== try-fjord ==
==> flow/design.v <==
module modQ(clock, rst, start, inp, done, b_mod_out);
parameter n = 25;
input clock;
input rst;
input start;
input [n-1:0] inp;               
output reg done;
output reg [11:0] b_mod_out;
localparam [n-1:0] Q = 25'd3329;
reg busy;
reg [n-1:0] b;
wire [n-1:0] inp_capture = inp[n-1] == 1'b0 ? inp : ~inp + 1'b1;
reg  [4:0] r_shift;
reg  [9:0] temp_val;
always @(*)
begin
    if(inp_capture <= 25'd6912)
        begin r_shift = 5'd12; temp_val = 10'd2; end
    else if(inp_capture < 25'd51067)
        begin r_shift = 5'd13; temp_val = 10'd3; end
    else if(inp_capture < 25'd1025410)
        begin r_shift = 5'd14; temp_val = 10'd5; end
    else if(inp_capture < 25'd7575243)
        begin r_shift = 5'd15; temp_val = 10'd10; end
    else
        begin r_shift = 5'd19; temp_val = 10'd158; end
end
wire [n-1:0] s_val = (inp_capture >> r_shift) * temp_val;
wire [n-1:0] sQ    = s_val * Q;
wire [n-1:0] b_val = inp[n-1] == 1'b1 ? inp + sQ : inp - sQ;
always @(posedge clock)
begin
    if(rst)
        begin
        busy <= 1'b0;
        done <= 1'b0;
        end
    else
        begin
        done <= 1'b0;
        if(start)
            begin
            b <= b_val;
            busy <= 1'b1;
            end
        else if(busy)
            begin
            if(b[n-1])
                b <= b + Q;
            else if(b >= Q)
                b <= b - Q;
            else
                begin
                b_mod_out <= b[11:0];
                busy <= 1'b0;
                done <= 1'b1;
                end
            end
        end
end
endmodule
module jmod(clock, rst, start, j, t, jmod_out, ack);
parameter n = 4;
input clock;
input rst;
input start;
input [n:0] j;
input [n:0] t;
output reg [n:0] jmod_out;
output reg ack;
reg busy;
reg [n:0] w3;    
always @(posedge clock)
begin
    if(rst)
        begin
        busy <= 1'b0;
        ack <= 1'b0;
        end
    else
        begin
        ack <= 1'b0;
        if(start)
            begin
            w3 <= j - t;
            busy <= 1'b1;
            end
        else if(busy)
            begin
            if(w3[n])
                begin
                jmod_out <= w3 + t;
                busy <= 1'b0;
                ack <= 1'b1;
                end
            else
                w3 <= w3 - t;
            end
        end
end
endmodule
module index_GEN(j, t, i, jmod, tprev, index1, index2);
input [4:0] j;
input [4:0] t;
input [4:0] i;
input [4:0] jmod;
input [4:0] tprev;
output [4:0] index1;
output [4:0] index2;
wire [4:0] w1 = t - j;
wire w5 = w1[3] | ~(|w1);
wire w8 = |(i - 5'd2);
wire [4:0] w10 = w8 ? (jmod + tprev) : (j * 2);
assign index1 = w5 ? w10 : j;
assign index2 = index1 + t;
endmodule
module TW_gen(clock, rst, start, j, i, N, tw_ack, TW_out);
input clock;
input rst;
input start;
input [4:0] j;
input [4:0] i;
input [4:0] N;
output tw_ack;
output [11:0] TW_out;
wire [4:0] sel;
wire sel_ack;
wire [4:0] w1 = j << i;
wire [4:0] w2 = N >> i;
jmod REDC(clock, rst, start, w1, w2, sel, sel_ack);
reg g_busy;
reg g_done;
reg [4:0] count;
reg [15:0] G;
always @(posedge clock)
begin
    if(rst)
        begin
        g_busy <= 1'b0;
        g_done <= 1'b0;
        end
    else
        begin
        g_done <= 1'b0;
        if(sel_ack)
            begin
            G <= 16'd1;
            count <= sel;
            g_busy <= 1'b1;
            end
        else if(g_busy)
            begin
            if(count == 5'd0)
                begin
                g_busy <= 1'b0;
                g_done <= 1'b1;
                end
            else
                begin
                G <= (G << 5) + (G << 3);    
                count <= count - 1'b1;
                end
            end
        end
end
modQ MOD1(clock, rst, g_done, {9'b0, G}, tw_ack, TW_out);
endmodule
module BUFunit(clock, rst, start, u_inp, v_inp, tw_inp, x1_out, x2_out, ack);
parameter n = 25;
input clock;
input rst;
input start;
input [11:0] u_inp;
input [11:0] v_inp;
input [11:0] tw_inp;
output [11:0] x1_out;
output [11:0] x2_out;
output ack;
reg [n-1:0] w1, w3;
reg go;
reg busy, have1, have2;
wire d1, d2;
wire [n-1:0] w2 = {13'b0, u_inp} - {13'b0, v_inp};
always @(posedge clock)
begin
    if(start)
        begin
        w1 <= {13'b0, u_inp} + {13'b0, v_inp};
        w3 <= w2 * {13'b0, tw_inp};
        end
end
modQ MOD1(clock, rst, go, w1, d1, x1_out);
modQ MOD2(clock, rst, go, w3, d2, x2_out);
assign ack = busy & (have1 | d1) & (have2 | d2);
always @(posedge clock)
begin
    if(rst)
        begin
        go <= 1'b0;
        busy <= 1'b0;
        have1 <= 1'b0;
        have2 <= 1'b0;
        end
    else
        begin
        go <= start;
        if(go)
            begin
            busy <= 1'b1;
            have1 <= 1'b0;
            have2 <= 1'b0;
            end
        else if(ack)
            busy <= 1'b0;
        else
            begin
            if(d1) have1 <= 1'b1;
            if(d2) have2 <= 1'b1;
            end
        end
end
endmodule
module dualPortMemory(clock, load, load_data, rd_en, wr_en, addr1, addr2,
                      data_in1, data_in2, data_out1, data_out2, mem_flat);
input clock;
input load;
input [95:0] load_data;
input rd_en;
input wr_en;
input [2:0] addr1;
input [2:0] addr2;
input [11:0] data_in1;
input [11:0] data_in2;
output reg [11:0] data_out1;
output reg [11:0] data_out2;
output [95:0] mem_flat;
reg [11:0] NTT_RAM [0:7];
genvar g;
generate
    for(g = 0; g < 8; g = g + 1)
    begin : flat
        assign mem_flat[12*g +: 12] = NTT_RAM[g];
    end
endgenerate
integer k;
always @(posedge clock)
begin
    if(load)
        begin
        for(k = 0; k < 8; k = k + 1)
            NTT_RAM[k] <= load_data[12*k +: 12];
        end
    else if(wr_en)
        begin
        NTT_RAM[addr1] <= data_in1;
        NTT_RAM[addr2] <= data_in2;
        end
    if(rd_en)
        begin
        data_out1 <= NTT_RAM[addr1];
        data_out2 <= NTT_RAM[addr2];
        end
end
endmodule
module NTT_Controller(clock, rst, in_valid, in_ready, out_valid, load,
                      i, j, N, t, tprev, start1, idx_ack, start2, tw_ack,
                      start3, buf_ack, rd_en, wr_en);
parameter n = 5;
input clock;
input rst;
input in_valid;
output in_ready;
output out_valid;
output load;
output reg [n-1:0] i;
output reg [n-1:0] j;
output [n-1:0] N;
output reg [n-1:0] t;
output reg [n-1:0] tprev;
output start1;
input idx_ack;
output start2;
input tw_ack;
output start3;
input buf_ack;
output rd_en;
output wr_en;
localparam S_IDLE  = 4'b0000;
localparam S_STAGE = 4'b1001;
localparam S_BFLY  = 4'b0001;
localparam S_IDX   = 4'b0010;
localparam S_READ  = 4'b0011;
localparam S_TW    = 4'b0100;
localparam S_BUF   = 4'b0101;
localparam S_WRITE = 4'b0110;
localparam S_NEXT  = 4'b1000;
localparam S_DONE  = 4'b1010;
reg [3:0] state;
assign N         = 5'd8;
assign in_ready  = (state == S_IDLE) | (state == S_DONE);
assign out_valid = (state == S_DONE);
assign load      = in_ready & in_valid;
assign start1    = (state == S_BFLY) & (j < 5'd4);
assign rd_en     = (state == S_READ);
assign start2    = (state == S_READ);
assign start3    = (state == S_TW) & tw_ack;
assign wr_en     = (state == S_WRITE);
always @(posedge clock)
begin
    if(rst)
        state <= S_IDLE;
    else
        case(state)
        S_IDLE, S_DONE:
            if(in_valid)
                begin
                i <= 5'd0;
                j <= 5'd0;
                t <= 5'd4;
                tprev <= 5'd0;
                state <= S_STAGE;
                end
            else
                state <= S_IDLE;
        S_STAGE:
            if(i < 5'd3)
                state <= S_BFLY;
            else
                state <= S_DONE;
        S_BFLY:
            if(j < 5'd4)
                state <= S_IDX;
            else
                state <= S_NEXT;
        S_IDX:
            if(idx_ack)
                state <= S_READ;
        S_READ:
            state <= S_TW;
        S_TW:
            if(tw_ack)
                state <= S_BUF;
        S_BUF:
            if(buf_ack)
                state <= S_WRITE;
        S_WRITE:
            begin
            j <= j + 1'b1;
            state <= S_BFLY;
            end
        S_NEXT:
            begin
            tprev <= t;
            t <= t >> 1;
            i <= i + 1'b1;
            j <= 5'd0;
            state <= S_STAGE;
            end
        default:
            state <= S_IDLE;
        endcase
end
endmodule
module NTT_8point(clock, rst, in_valid, in_ready, x_in, out_valid, y_out);
input clock;
input rst;
input in_valid;
output in_ready;
input [95:0] x_in;
output out_valid;
output [95:0] y_out;
wire [4:0] i, j, N, t, tprev;
wire load, start1, start2, start3, rd_en, wr_en;
wire idx_ack, tw_ack, buf_ack;
wire [4:0] jmod_out, index1, index2;
wire [11:0] u_inp, v_inp, TW_out, x1_out, x2_out;
wire [95:0] mem_flat;
NTT_Controller CON1(clock, rst, in_valid, in_ready, out_valid, load,
                    i, j, N, t, tprev, start1, idx_ack, start2, tw_ack,
                    start3, buf_ack, rd_en, wr_en);
jmod JMOD1(clock, rst, start1, j, t, jmod_out, idx_ack);
index_GEN BUFINDEX1(j, t, i, jmod_out, tprev, index1, index2);
dualPortMemory MEM1(clock, load, x_in, rd_en, wr_en, index1[2:0], index2[2:0],
                    x1_out, x2_out, u_inp, v_inp, mem_flat);
TW_gen TWIDDLE1(clock, rst, start2, j, i, N, tw_ack, TW_out);
BUFunit BUF1(clock, rst, start3, u_inp, v_inp, TW_out, x1_out, x2_out, buf_ack);
assign y_out[12*0 +: 12] = mem_flat[12*0 +: 12];
assign y_out[12*1 +: 12] = mem_flat[12*4 +: 12];
assign y_out[12*2 +: 12] = mem_flat[12*2 +: 12];
assign y_out[12*3 +: 12] = mem_flat[12*6 +: 12];
assign y_out[12*4 +: 12] = mem_flat[12*1 +: 12];
assign y_out[12*5 +: 12] = mem_flat[12*5 +: 12];
assign y_out[12*6 +: 12] = mem_flat[12*3 +: 12];
assign y_out[12*7 +: 12] = mem_flat[12*7 +: 12];
endmodule
clock: 8.98 ns
lec_check: 0
abc_area: 1
cap_margin: 5
core_margin: 2
core_utilization: 72
cts_cluster_diameter: 354
cts_cluster_size: 74
hold_slack_margin: 0.27
max_routing_layer: met4
place_density_lb_addon: 0.01
setup_slack_margin: 2.57
slew_margin: 35
tns_end_percent: 90
run.sh (not shown) runs the stock make flow with config.mk's settings and CLKGATE_MAP_FILE=.
Run status, try-fjord: aborted in global routing (5_1_grt), error GRT-0232
> inputs changed (try-fjord -> try-xenon)
- removing CTS_CLUSTER_DIAMETER (formerly 354)
- changing HOLD_SLACK_MARGIN from 0.27 to -0.08
- changing SLEW_MARGIN from 35 to 5
- changing CAP_MARGIN from 5 to 10
- changing SETUP_SLACK_MARGIN from 2.57 to 0.52
- changing CTS_CLUSTER_SIZE from 74 to 61
- removing ABC_AREA (formerly 1)
- removing TNS_END_PERCENT (formerly 90)
- removing PLACE_DENSITY_LB_ADDON (formerly 0.01)
- changing the clock period (ns, I/O delays scaled along) from 8.98 to 9.63
[summary]
- FAIL try-fjord @ global routing (5_1_grt): tool exited with error
- What the final checks of try-xenon revealed, after a flow that finished every stage, was a layout that fails on negative setup slack.
- try-xenon: buffer count from post-CTS setup fixing lower than try-fjord
- Comparing worst slack after detailed placement for try-fjord and try-xenon, the smaller number came from try-xenon.
- Taking try-fjord as the reference, in try-xenon total die area stayed essentially flat; yosys stat cell total fell by 14%.
- Summary of try-xenon over try-fjord: height of the die comparable, post-synthesis chip area from yosys comparable.
--- input diff try-xenon..try-yarrow ---
- HOLD_SLACK_MARGIN: -0.08 -> unset
- CTS_CLUSTER_SIZE: 61 -> 42
- SETUP_SLACK_MARGIN: 0.52 -> unset
- MAX_ROUTING_LAYER: met4 -> unset
- SLEW_MARGIN: 5 -> 20
- CAP_MARGIN: 10 -> 20
- the clock period (ns, I/O delays scaled along): 9.63 -> 5.16
[summary]
Reported for try-yarrow and try-xenon, post-synthesis sequential area ratio turned out identical to the last digit. Looking at last weighted congestion value of the routability-driven placer, try-yarrow sits 0.023 above try-xenon. Comparing try-xenon with try-yarrow, the count of instantiated cells in the yosys netlist came out essentially unchanged. Looking at buffer count from post-CTS setup fixing across try-yarrow and try-xenon, the one that comes out lower is try-xenon. From try-xenon to try-yarrow, row count did not move at all. Arithmetic-cell share of the synthesized area counting full adders, half adders and majority gates: try-xenon vs try-yarrow, no meaningful difference. Taking try-xenon as the reference, in try-yarrow share of synthesized cell area in and, or, nand and nor gates about even, post-DP HPWL has increased, post-detailed-placement cell area picked up an extra 2500 µm², number of buffers added by the clock tree synthesis step has increased. Run status, try-yarrow: aborted in global routing (5_1_grt), error GRT-0116.
--- input diff try-yarrow..try-onyx ---
- CTS_CLUSTER_SIZE no longer set, was 42
- CORE_UTILIZATION now 57, was 72
- ABC_AREA now 1, previously not set
- the clock period (ns, I/O delays scaled along) now 9.18, was 5.16
--- outcome ---
Across try-yarrow and try-onyx, no clean finish was achieved. The layout from try-onyx, despite a flow that completed every stage, fails the layout checks, with the failing checks listed as negative setup slack. For try-yarrow, the flow was terminated by a tool error in global routing (5_1_grt) and produced no final design. Taking try-yarrow as the reference, in try-onyx count of cell types in the netlist shrank by 33; chip area estimate from yosys synthesis held steady; vertical die dimension grew by 28 µm. Where post-placement worst setup slack is concerned, try-yarrow is outperformed by try-onyx.
